Design fm_lpr_fir, start of the top module:
module fm_lpr_fir (
    input  logic        clock,
    input  logic        reset,
    input  logic [31:0] x_in,
    output logic        x_rd_en,
    input  logic        x_empty,
    output logic [31:0] y_out,
    input  logic        y_out_full,
    output logic        y_wr_en
);
localparam AUDIO_LPR_COEFF_TAPS = 32;
localparam [AUDIO_LPR_COEFF_TAPS*32-1:0] AUDIO_LPR_COEFFS = {
    32'hfffffffd, 32'hfffffffa, 32'hfffffff4, 32'hffffffed, 32'hffffffe5, 32'hffffffdf, 32'hffffffe2, 32'hfffffff3,
    32'h00000015, 32'h0000004e, 32'h0000009b, 32'h000000f9, 32'h0000015d, 32'h000001be, 32'h0000020e, 32'h00000243,
    32'h00000243, 32'h0000020e, 32'h000001be, 32'h0000015d, 32'h000000f9, 32'h0000009b, 32'h0000004e, 32'h00000015,
    32'hfffffff3, 32'hffffffe2, 32'hffffffdf, 32'hffffffe5, 32'hffffffed, 32'hfffffff4, 32'hfffffffa, 32'hfffffffd
};
fir #(
    .TAPS(AUDIO_LPR_COEFF_TAPS),
    .DECIMATION(8),
    .DATA_SIZE(32),
    .GLOBAL_COEFF(AUDIO_LPR_COEFFS),
    .UNROLL(4)
) fir_lpr_inst (
    .clock(clock),
    .reset(reset),
    .x_in(x_in),
    .x_rd_en(x_rd_en),
    .x_empty(x_empty),
    .y_out(y_out),
    .y_out_full(y_out_full),
    .y_wr_en(y_wr_en)
);
endmodule
Settings: LEC_CHECK=0, CAP_MARGIN=35, CORE_MARGIN=2, CORE_UTILIZATION=72, CTS_CLUSTER_DIAMETER=133, HOLD_SLACK_MARGIN=-0.04, MAX_ROUTING_LAYER=met4, SETUP_SLACK_MARGIN=-0.53, SLEW_MARGIN=20; clock period 7.08 ns.
run.sh (not shown) runs the stock make flow with config.mk's settings and CLKGATE_MAP_FILE=.
The first run finished but failed the layout checks on negative setup slack.
Change:
Settings changed: CAP_MARGIN 35 to 20, CORE_UTILIZATION 72 to 40, CTS_CLUSTER_DIAMETER 133 to default, HOLD_SLACK_MARGIN -0.04 to default, MAX_ROUTING_LAYER met4 to default, SETUP_SLACK_MARGIN -0.53 to default.
Clock period 7.08 ns to 12.0 ns, I/O delays scaled along.
Outcome: Now the flow finished clean; die area went up by 79%; non-clock buffer count is lower by 953; wire length decreases by 9.4%; design area is lower by 5.0%; hold slack degrades by 0.0048 ns; first-iteration DRC count goes down by 31%; global-route usage fell by 22 points; worst setup slack gets better by 2.8 ns; register-to-register slack gains 2.8 ns.
Change:
Settings changed: ABC_AREA from default to 1, CELL_PAD_IN_SITES_DETAIL_PLACEMENT from default to 0, CORE_UTILIZATION 40 to 18, CTS_CLUSTER_SIZE from default to 98, PLACE_DENSITY_LB_ADDON from default to 0.16, TNS_END_PERCENT from default to 45.
The changed run ran to the end with no violations.
First-iteration DRC count falls by about 1%.
Wire length rises by about 50%.
Final area rises by about 6%.
Cell count rises by 39%.
Register-to-register slack gains 0.13 ns.
Worst hold slack gains 0.030 ns.
Non-clock buffer count rises by 17.
Core utilization falls by 23 points.
Clock skew falls by 0.016 ns.
Change:
Settings changed: CELL_PAD_IN_SITES_DETAIL_PLACEMENT 0 to 2, CORE_UTILIZATION 18 to 25, GPL_ROUTABILITY_DRIVEN from default to 1, PLACE_DENSITY from default to 0.41, PLACE_DENSITY_LB_ADDON 0.16 to default, TNS_END_PERCENT 45 to 30.
Clock period 12.0 ns to 7.57 ns, I/O delays scaled along.
- This time the run completed and failed the layout checks on negative setup slack
- register-to-register slack degrades by 2.3 ns
- wire length increases by 4.4%
- clock skew goes down by 0.029 ns


## sierra
fm_lpr_fir again, from the RTL that the note above started with.
make LEC_CHECK=0 ABC_AREA=1 CAP_MARGIN=5 CELL_PAD_IN_SITES_DETAIL_PLACEMENT=1 CORE_MARGIN=2 CORE_UTILIZATION=42 CTS_CLUSTER_SIZE=69 GPL_ROUTABILITY_DRIVEN=1 MIN_ROUTING_LAYER=met1 PLACE_DENSITY=0.41 SLEW_MARGIN=20 TNS_END_PERCENT=30 finish   # period 7.57 ns
The layout from sierra, despite a flow that completed every stage, fails the layout checks, with the failing checks listed as negative setup slack.
Input-level comparison between garnet and sierra:
Settings: a change of CORE_UTILIZATION from 42 to 70; a deleted CELL_PAD_IN_SITES_DETAIL_PLACEMENT that had been 1; a deleted PLACE_DENSITY that had been 0.41; a change of CTS_CLUSTER_SIZE from 69 to 25; a change of CAP_MARGIN from 5 to 20; an added SETUP_SLACK_MARGIN of -0.44; a deleted TNS_END_PERCENT that had been 30; a deleted GPL_ROUTABILITY_DRIVEN that had been 1; a deleted ABC_AREA that had been 1; a deleted MIN_ROUTING_LAYER that had been met1; a change of the clock period (ns, I/O delays scaled along) from 7.57 to 6.82.
- The layout from garnet, despite a flow that completed every stage, fails the layout checks, with the failing checks listed as negative setup slack.
- [flow] sierra | stages: complete | final checks: fail | reason: negative setup slack
- Between sierra and garnet, the difference in number of slew-limit violations in the final report is negligible.
- The maximum number of pins on one net before global-route repair in garnet was lower than what sierra gave.
- garnet against sierra: die extent in y lower, weighted congestion at the end of routability-driven global placement now sits higher, sink count of the clock tree held, synthesized area now sits lower.
For maple, these inputs were changed with respect to garnet:
Settings: an added ABC_AREA of 0; a change of SETUP_SLACK_MARGIN from -0.44 to -0.47; an added TNS_END_PERCENT of 45; an added CELL_PAD_IN_SITES_DETAIL_PLACEMENT of 0; a change of CTS_CLUSTER_SIZE from 25 to 59; a change of CORE_UTILIZATION from 70 to 67; a change of the clock period (ns, I/O delays scaled along) from 6.82 to 7.16.
Results
- maple ran in full, but the layout does not pass; the checks complain about negative setup slack.
- Between maple and garnet, the final cell count does not differ in any meaningful way.
- Taking garnet as the reference, in maple via count fell 2175; final weighted congestion in routability-driven placement fell 1.3%; highest clock rate rose about 3%.
- Comparing period utilization for maple and garnet, the bigger number came from garnet.
- [maple vs garnet] non-clock buffer count: lower in maple
